## conv_mac
module conv_mac (
    input         clk,
    input         rst,           
    input         in_valid,
    input  [31:0] OperandA,      
    input  [31:0] OperandB,      
    input  [7:0]  kernel_size,
    output        out_valid,
    output [31:0] result
);
Size: about 49 flip-flops, ~110 I/O pins, roughly 44000 um^2 of cells after synthesis.
Settings: LEC_CHECK=0, ABC_AREA=1, CAP_MARGIN=0, CORE_ASPECT_RATIO=1.57, CORE_MARGIN=2, CORE_UTILIZATION=49, CTS_CLUSTER_DIAMETER=320, CTS_CLUSTER_SIZE=100, HOLD_SLACK_MARGIN=0.3, PLACE_DENSITY_LB_ADDON=0.29, SLEW_MARGIN=20, TNS_END_PERCENT=5; clock period 44.0 ns.
run.sh (not shown) runs the stock make flow with config.mk's settings and CLKGATE_MAP_FILE=.
Next try:
CORE_UTILIZATION = 56   (was 49)
HOLD_SLACK_MARGIN = default   (was 0.3)
- cell count is lower slightly
- critical path depth rises by 6
- flip-flop count stays the same
Next try:
ABC_AREA = default   (was 1)
CAP_MARGIN = 20   (was 0)
CORE_ASPECT_RATIO = default   (was 1.57)
CORE_UTILIZATION = 55   (was 56)
CTS_CLUSTER_DIAMETER = default   (was 320)
CTS_CLUSTER_SIZE = default   (was 100)
PLACE_DENSITY_LB_ADDON = default   (was 0.29)
TNS_END_PERCENT = default   (was 5)
clock period = 43.0 ns   (was 44.0 ns; I/O delays follow)
What happened: Global-route usage is higher by 1.8 points; critical path depth is lower by 85; routed wire length is higher by 2.3%; sequential share of layout area stays flat.
Next try:
ABC_AREA = 1   (was default)
CORE_UTILIZATION = 72   (was 55)
CTS_CLUSTER_DIAMETER = 215   (was default)
CTS_CLUSTER_SIZE = 60   (was default)
PLACE_DENSITY = 0.35   (was default)
SETUP_SLACK_MARGIN = 2.44   (was default)
clock period = 37.4 ns   (was 43.0 ns; I/O delays follow)
After rerunning:
- Now the flow died in global routing, error GRT-0232
- die size came out lower by about a fifth
- area after synthesis climbs by a few percent
- synthesized cell count went up by a quarter to a third

---

Starting RTL as in the previous note.
// conv_mac
module conv_mac (
    input         clk,
    input         rst,           
    input         in_valid,
    input  [31:0] OperandA,      
    input  [31:0] OperandB,      
    input  [7:0]  kernel_size,
    output        out_valid,
    output [31:0] result
);
clock: 74.6 ns
lec_check: 0
abc_area: 1
cap_margin: 20
cell_pad_in_sites_detail_placement: 0
cell_pad_in_sites_global_placement: 2
core_aspect_ratio: 0.72
core_margin: 2
core_utilization: 21
cts_cluster_diameter: 336
cts_cluster_size: 99
gpl_routability_driven: 0
max_routing_layer: met4
min_routing_layer: met1
place_density_lb_addon: 0.3
slew_margin: 20
tns_end_percent: 5
==> next run, changes <==
==> flow/config.mk (replaced) <==
export PLATFORM = sky130hd
export DESIGN_NAME = conv_mac
export DESIGN_NICKNAME = conv_mac
export VERILOG_FILES = /design/flow/design.v
export SDC_FILE = /design/flow/constraint.sdc
export NUM_CORES = 4
export LEC_CHECK = 0
export CAP_MARGIN = 20
export CORE_MARGIN = 2
export CORE_UTILIZATION = 66
export CTS_CLUSTER_SIZE = 60
export SLEW_MARGIN = 20
==> flow/constraint.sdc (replaced) <==
create_clock -name core_clock -period 37.4 [get_ports {clk}]
set_input_delay 7.4800 -clock core_clock [delete_from_list [all_inputs] [get_ports {clk}]]
set_output_delay 7.4800 -clock core_clock [all_outputs]
set_load 0.01 [all_outputs]
- worst setup slack got worse by 19 ns
- routed wire length is lower by 13%
==> next run, changes <==
--- a/flow/config.mk
+++ b/flow/config.mk
@@ -9,3 +9,4 @@
-export CORE_MARGIN = 2
-export CORE_UTILIZATION = 66
-export CTS_CLUSTER_SIZE = 60
+export CELL_PAD_IN_SITES_GLOBAL_PLACEMENT = 2
+export CORE_MARGIN = 8
+export CORE_UTILIZATION = 40
+export HOLD_SLACK_MARGIN = 0.18
==> flow/constraint.sdc (replaced) <==
create_clock -name core_clock -period 44.0 [get_ports {clk}]
set_input_delay 8.8000 -clock core_clock [delete_from_list [all_inputs] [get_ports {clk}]]
set_output_delay 8.8000 -clock core_clock [all_outputs]
set_load 0.01 [all_outputs]
Outcome: The changed run passed the timing, DRC and antenna checks. Clock-buffer cell count rises by 1. Worst setup slack improved by 1.4 ns. Utilization falls by 31 points. Critical path depth rises by 6.
